==> inputs of run a <==
// top_coldstorage
module top_coldstorage(
  input         clk,           
  input         rst_n,         
  output        led_fan,       
  output        led_hum,       
  input         sda_lcd_in,
  output        sda_lcd_oe,
  output        scl_lcd,
  input         rx,
  output        tx
);
  wire clk_1MHz = clk;
  wire [127:0] lcd_row1, lcd_row2;
  wire lcd_en, lcd_done;
  wire [7:0] temperature, humidity;
  wire dht_en, dht_data_ready;
  wire [7:0] chr_cmd, chr_val0, chr_val1;
  wire rx_msg_done, en_tx, tx_msg_done;
  logic_controller logic_controller_inst(
    .clk(clk_1MHz),
    .rst_n(rst_n),
    .temperature(temperature),
    .humidity(humidity),
    .dht_en(dht_en),
    .dht_data_ready(dht_data_ready),
    .chr_cmd(chr_cmd),
    .chr_val0(chr_val0),
    .chr_val1(chr_val1),
    .en_tx(en_tx),
    .rx_msg_done(rx_msg_done),
    .tx_msg_done(tx_msg_done),
    .lcd_en(lcd_en),
    .lcd_done(lcd_done),
    .lcd_row1(lcd_row1),
    .lcd_row2(lcd_row2),
    .led_fan(led_fan),
    .led_hum(led_hum)
  );
  dht11_reader dht11_reader_inst(
    .clk(clk_1MHz),
    .rst_n(rst_n),
    .en(dht_en),
    .temperature(temperature),
    .humidity(humidity),
    .data_ready(dht_data_ready)
  );
  uart_string uart_string_inst(
    .clk_1Mhz(clk_1MHz),
    .rst_n(rst_n),
    .temperature(temperature),
    .humidity(humidity),
    .en_tx(en_tx),
    .tx_msg_done(tx_msg_done),
    .tx(tx),
    .rx(rx),
    .fan_state(led_fan),
    .hum_state(led_hum),
    .chr_cmd(chr_cmd),
    .chr_val0(chr_val0),
    .chr_val1(chr_val1),
    .rx_msg_done(rx_msg_done)
  );
  lcd_16x2 lcd_16x2_inst(
    .clk_1MHz(clk_1MHz),
    .rst_n(rst_n),
    .lcd_ena(lcd_en),
    .row1(lcd_row1),
  ...
make LEC_CHECK=0 ABC_AREA=1 CAP_MARGIN=20 CORE_ASPECT_RATIO=0.73 CORE_MARGIN=8 CORE_UTILIZATION=48 CTS_CLUSTER_DIAMETER=216 GPL_ROUTABILITY_DRIVEN=1 GPL_TIMING_DRIVEN=1 PLACE_DENSITY=0.67 SETUP_SLACK_MARGIN=-0.26 SLEW_MARGIN=20 finish   # period 3.68 ns
run.sh (not shown) runs the stock make flow with config.mk's settings and CLKGATE_MAP_FILE=.
==> inputs of run b, as changes to run a <==
CORE_ASPECT_RATIO = not set   (was 0.73)
CORE_MARGIN = 9   (was 8)
CORE_UTILIZATION = 40   (was 48)
CTS_CLUSTER_DIAMETER = 190   (was 216)
GPL_ROUTABILITY_DRIVEN = not set   (was 1)
GPL_TIMING_DRIVEN = not set   (was 1)
PLACE_DENSITY = not set   (was 0.67)
SETUP_SLACK_MARGIN = not set   (was -0.26)
==> flow/constraint.sdc (replaced) <==
create_clock -name core_clock -period 10.0 [get_ports {clk}]
set_input_delay 2.0000 -clock core_clock [delete_from_list [all_inputs] [get_ports {clk}]]
set_output_delay 2.0000 -clock core_clock [all_outputs]
set_load 0.01 [all_outputs]
==> Slide: Implementation Results <==
Run Summary

Outcome
  • Run status: no timing/DRC/antenna violations

Placement
  • HPWL after detailed placement: 45000 µm

Layout
  • # clk buffers: 80
  • Combinational gates: 2064
  • Core Util, Final: 45.3%

Detailed routing
  • WL final: 62700 µm
  • Vias per cell: 5.08

Floorplanning
  • Rows: 94
  • Chip area: 77200 µm²

Power and ir drop
  • P_clk: 0.00214 W
  • Leak Pwr: 13.4 nW
  • Sw frac: 26.8%

Final timing
  • Fin crit period: 4340 ps

Min path
  • Hold/Removal Path Class: flip-flop to flip-flop

Worst setup path
  • Crit Path Max Fanout: 5

Clock tree
  • Post-CTS Setup Inserts: 0
  • Clock transition at the registers of the reported paths: 60 ps
the above is filed under run b

==> Slide: Implementation Results <==
Run Summary

Worst setup path
  • Crit Path Max Fanout: 2

Min path
  • Hold/Removal Path Class: primary input to async pin

Layout
  • Combinational gates: 2066
  • Core Util, Final: 54.7%
  • # clk buffers: 78

Final timing
  • Final setup viols: 5
  • Fin crit period: 3900 ps
  • Final worst slack: -224 ps

Floorplanning
  • Chip area: 64200 µm²

Power and ir drop
  • P_clk: 0.00550 W

Detailed routing
  • WL final: 67000 µm

Clock tree
  • Post-CTS Setup Inserts: 2
  • Clock transition at the registers of the reported paths: 70 ps

Outcome
  • Violated checks: setup timing
  • Run status: finished with violations
the above is filed under run a


==> inputs of job 115 <==
top_coldstorage again, from the RTL that the note above started with.
Settings: LEC_CHECK=0, ABC_AREA=1, CAP_MARGIN=20, CORE_ASPECT_RATIO=0.91, CORE_MARGIN=2, CORE_UTILIZATION=72, CTS_CLUSTER_DIAMETER=216, GPL_ROUTABILITY_DRIVEN=1, GPL_TIMING_DRIVEN=1, HOLD_SLACK_MARGIN=0.29, PLACE_DENSITY=0.37, SETUP_SLACK_MARGIN=-0.22, SLEW_MARGIN=40; clock period 3.66 ns.
==> job 2853 (differences from job 115) <==
==> flow/config.mk (replaced) <==
export PLATFORM = sky130hd
export DESIGN_NAME = top_coldstorage
export DESIGN_NICKNAME = top_coldstorage
export VERILOG_FILES = /design/flow/design.v
export SDC_FILE = /design/flow/constraint.sdc
export NUM_CORES = 4
export LEC_CHECK = 0
export CAP_MARGIN = 20
export CORE_MARGIN = 2
export CORE_UTILIZATION = 53
export SLEW_MARGIN = 20
==> flow/constraint.sdc (replaced) <==
create_clock -name core_clock -period 5.41 [get_ports {clk}]
set_input_delay 1.0820 -clock core_clock [delete_from_list [all_inputs] [get_ports {clk}]]
set_output_delay 1.0820 -clock core_clock [all_outputs]
set_load 0.01 [all_outputs]
==> comparison table <==
quantity                                                                              job 2853                           job 115
Non-clock buffering overhead                                                             1.18%                             2.36%
Status                                                        no timing/DRC/antenna violations          finished with violations
Reasons for failing layout checks                                                            -              negative setup slack
Net load switching power                                                               1.92 mW                           3.73 mW
Post-synthesis sequential area ratio                                                     49.6%                             50.1%
Synthesis-to-finish area growth                                                          9.55%                             12.1%
Count of TritonRoute iterations in the first routing pass                                    6                                 8
Post-layout util                                                                         58.4%                             82.1%
Crit-path max cell delay                                                                750 ps                            550 ps
Achievable frequency                                                                   199 MHz                           246 MHz
RePlAce Congestion                                                                       0.885                              1.02
Final total power                                                                      8.46 mW                           13.7 mW
Worst flop-to-flop path endpoint                           logic_controller_inst.humi_units[6]  logic_controller_inst.max_hum[6]
Die outline height                                                                      231 um                            189 um
No activity file was given, so power comes from the tool's default toggle rates.
